==> garnet: inputs <==
==> flow/design.v (excerpt) <==
module alu (
    input               i_clk,
    input               i_rst_n,
    input               i_valid,
    input signed [11:0] i_data_a,
    input signed [11:0] i_data_b,
    input        [2:0]  i_inst,
    output              o_valid,
    output       [11:0] o_data,
    output              o_overflow
);
==> flow/config.mk <==
export PLATFORM = sky130hd
export DESIGN_NAME = alu
export DESIGN_NICKNAME = alu
export VERILOG_FILES = /design/flow/design.v
export SDC_FILE = /design/flow/constraint.sdc
export NUM_CORES = 4
export LEC_CHECK = 0
export ABC_AREA = 0
export CAP_MARGIN = 15
export CELL_PAD_IN_SITES_GLOBAL_PLACEMENT = 0
export CORE_ASPECT_RATIO = 0.68
export CORE_MARGIN = 2
export CORE_UTILIZATION = 40
export CTS_CLUSTER_DIAMETER = 372
export GPL_TIMING_DRIVEN = 0
export HOLD_SLACK_MARGIN = 0.28
export MIN_ROUTING_LAYER = met1
export PLACE_DENSITY_LB_ADDON = 0.09
export SLEW_MARGIN = 10
export TNS_END_PERCENT = 85
==> flow/constraint.sdc <==
create_clock -name core_clock -period 9.65 [get_ports {i_clk}]
set_input_delay 1.9300 -clock core_clock [delete_from_list [all_inputs] [get_ports {i_clk}]]
set_output_delay 1.9300 -clock core_clock [all_outputs]
set_load 0.01 [all_outputs]
run.sh (not shown) runs the stock make flow with config.mk's settings and CLKGATE_MAP_FILE=.
==> inputs of sierra, as changes to garnet <==
==> flow/config.mk (replaced) <==
export PLATFORM = sky130hd
export DESIGN_NAME = alu
export DESIGN_NICKNAME = alu
export VERILOG_FILES = /design/flow/design.v
export SDC_FILE = /design/flow/constraint.sdc
export NUM_CORES = 4
export LEC_CHECK = 0
export CAP_MARGIN = 20
export CORE_MARGIN = 2
export CORE_UTILIZATION = 66
export SETUP_SLACK_MARGIN = -0.49
export SLEW_MARGIN = 20
==> flow/constraint.sdc (replaced) <==
create_clock -name core_clock -period 8.53 [get_ports {i_clk}]
set_input_delay 1.7060 -clock core_clock [delete_from_list [all_inputs] [get_ports {i_clk}]]
set_output_delay 1.7060 -clock core_clock [all_outputs]
set_load 0.01 [all_outputs]
==> comparison table <==
| quantity | sierra | garnet |
|---|---|---|
| Die H | 130 µm | 137 µm |
| Share of the core filled with cells | 85.4% | 49.4% |
| Post-route cell area | 13400 µm² | 12600 µm² |
| Wire per inst | 18.6 µm | 19.1 µm |
| Required time at the endpoint of the critical path | 8.64 ns | 9.77 ns |
| Run status | finished with violations | complete, no violations |
| Violated checks | negative setup slack | - |
| Wire length of the first global-routing pass | 51400 µm | 53600 µm |
| Buffers excl. clock | 287 | 136 |
| Number of cells on the critical path | 28 | 33 |
| Mean number of vias per cell | 6.01 | 5.41 |
| Post-synthesis to final-layout area growth | 28.1% | 20.4% |
| Worst setup slack after layout | -0.384 ns | 0.212 ns |
| End point of the worst hold path | data_old[4] | data_old[2] |
| Routed length on met1 | 12700 µm | 16900 µm |

---

==> job 8162 <==
alu again, from the RTL that the note above started with.
export LEC_CHECK = 0
export ABC_AREA = 1
export CAP_MARGIN = 15
export CORE_MARGIN = 2
export CORE_UTILIZATION = 40
export GPL_TIMING_DRIVEN = 0
export HOLD_SLACK_MARGIN = 0.28
export MIN_ROUTING_LAYER = met1
export SLEW_MARGIN = 20
create_clock -name core_clock -period 9.65 [get_ports {i_clk}]
==> job 8456 (differences from job 8162) <==
ABC_AREA = unset   (was 1)
CAP_MARGIN = 20   (was 15)
CORE_UTILIZATION = 71   (was 40)
CTS_CLUSTER_SIZE = 11   (was unset)
GPL_TIMING_DRIVEN = unset   (was 0)
HOLD_SLACK_MARGIN = unset   (was 0.28)
MIN_ROUTING_LAYER = unset   (was met1)
PLACE_DENSITY_LB_ADDON = 0.24   (was unset)
SETUP_SLACK_MARGIN = -0.49   (was unset)
==> flow/constraint.sdc (replaced) <==
create_clock -name core_clock -period 8.53 [get_ports {i_clk}]
set_input_delay 1.7060 -clock core_clock [delete_from_list [all_inputs] [get_ports {i_clk}]]
set_output_delay 1.7060 -clock core_clock [all_outputs]
set_load 0.01 [all_outputs]
==> job 3595 (differences from job 8162) <==
CAP_MARGIN = 5   (was 15)
CORE_UTILIZATION = 65   (was 40)
CTS_CLUSTER_DIAMETER = 50   (was unset)
GPL_TIMING_DRIVEN = unset   (was 0)
HOLD_SLACK_MARGIN = unset   (was 0.28)
MIN_ROUTING_LAYER = unset   (was met1)
TNS_END_PERCENT = 5   (was unset)
==> flow/constraint.sdc (replaced) <==
create_clock -name core_clock -period 8.18 [get_ports {i_clk}]
set_input_delay 1.6360 -clock core_clock [delete_from_list [all_inputs] [get_ports {i_clk}]]
set_output_delay 1.6360 -clock core_clock [all_outputs]
set_load 0.01 [all_outputs]
==> run summary <==
Final setup fails = 6
Final setup margin = -436.8 ps
SO Viols = setup timing
Status = complete, but fails checks
Combinational Gates = 1,226
The numbers above come from job 3595.

==> run summary <==
# diodes = 0
Utilization after layout = 44.90%
Root buffer cell = clkbuf_16
Status = no timing/DRC/antenna violations
Worst slew pin tran = 1121 ps
Final setup fails = 0
ANT nets after route = 0
H-tree lvl count = 1
CP max stage cell = clkdlybuf4s50_1
The numbers above come from job 8162.

==> run summary <==
Halt Stage = 5_1_grt
PortBufs = 43
Status = did not finish
Die area = 15,740 um^2
Tool error = [ERROR GRT-0232] Routing congestion too high. Check the congestion heatmap in the GUI.
Top-count cell post-synth = inv_1
GR met3 Demand/Resource = 72.27%
The numbers above come from job 8456.


---

==> run a <==
Starting RTL as in the previous note.
// alu
module alu (
    input               i_clk,
    input               i_rst_n,
    input               i_valid,
    input signed [11:0] i_data_a,
    input signed [11:0] i_data_b,
    input        [2:0]  i_inst,
    output              o_valid,
    output       [11:0] o_data,
    output              o_overflow
);
==> flow/config.mk <==
export PLATFORM = sky130hd
export DESIGN_NAME = alu
export DESIGN_NICKNAME = alu
export VERILOG_FILES = /design/flow/design.v
export SDC_FILE = /design/flow/constraint.sdc
export NUM_CORES = 4
export LEC_CHECK = 0
export ABC_AREA = 0
export CAP_MARGIN = 15
export CELL_PAD_IN_SITES_GLOBAL_PLACEMENT = 1
export CORE_ASPECT_RATIO = 0.68
export CORE_MARGIN = 2
export CORE_UTILIZATION = 40
export CTS_CLUSTER_DIAMETER = 372
export GPL_TIMING_DRIVEN = 1
export HOLD_SLACK_MARGIN = 0.28
export MIN_ROUTING_LAYER = met1
export PLACE_DENSITY_LB_ADDON = 0.09
export SLEW_MARGIN = 10
export TNS_END_PERCENT = 85
==> flow/constraint.sdc <==
create_clock -name core_clock -period 9.65 [get_ports {i_clk}]
set_input_delay 1.9300 -clock core_clock [delete_from_list [all_inputs] [get_ports {i_clk}]]
set_output_delay 1.9300 -clock core_clock [all_outputs]
set_load 0.01 [all_outputs]
==> run b: changes against run a <==
Settings changed: ABC_AREA 0 to 1, CAP_MARGIN 15 to 20, CELL_PAD_IN_SITES_GLOBAL_PLACEMENT 1 to default, CORE_ASPECT_RATIO 0.68 to default, CORE_UTILIZATION 40 to 72, CTS_CLUSTER_DIAMETER 372 to default, GPL_TIMING_DRIVEN 1 to default, HOLD_SLACK_MARGIN 0.28 to default, MIN_ROUTING_LAYER met1 to default, PLACE_DENSITY_LB_ADDON 0.09 to default, SLEW_MARGIN 10 to 20, TNS_END_PERCENT 85 to default.
==> flow/constraint.sdc (replaced) <==
create_clock -name core_clock -period 7.69 [get_ports {i_clk}]
set_input_delay 1.5380 -clock core_clock [delete_from_list [all_inputs] [get_ports {i_clk}]]
set_output_delay 1.5380 -clock core_clock [all_outputs]
set_load 0.01 [all_outputs]
==> notes <==
Run a finished with timing, DRC and antenna clean. Run b did not get past clock tree synthesis (4_1_cts), error DPL-0038.
Between run a and run b, the lower synthesized cell count is in run a (gap about 23%, measured against run b).
In run a the die size is higher than in run b, by about 64%.
Against run b, the area after synthesis of run a is lower by about 7.5%.
==> figures <==
metric                                                                                          run b                   run a
# rows                                                                                             45                      48
Parity-gate share of the synthesized area counting xor and xnor cells                          0.0340                  0.0726
Count of instantiated cells in the yosys netlist                                                1,704                   1,312
Netlist area before placement                                                              11,300 um2              10,500 um2
Die Width                                                                                      129 um                  200 um
Die extent in y                                                                                129 um                  137 um
Chip Area, Yosys                                                                           11,300 um2              10,500 um2
Total nets after synthesis                                                                      1,983                   1,591
Pre-CTS WS                                                                                   -1.46 ns               -0.568 ns
Core Footprint                                                                             15,300 um2              25,500 um2
Synthesized area per cell                                                                    6.65 um2                7.98 um2
Most common cell in the netlist                                              sky130_fd_sc_hd__nand2_1  sky130_fd_sc_hd__inv_1
Sum of net half-perimeters after detailed placement                                         35,100 um               29,000 um
Final GP Congestion                                                                              1.20                   0.864
Number of library cell types mapped by synthesis                                                   48                      73
Placed inst area                                                                           13,800 um2              13,100 um2
Run status                                                                  aborted with a tool error  no timing/DRC/antenna violations
Stage where the flow stopped                                           clock tree synthesis (4_1_cts)                       -
Complex Gates by Area                                                                           0.108                   0.162
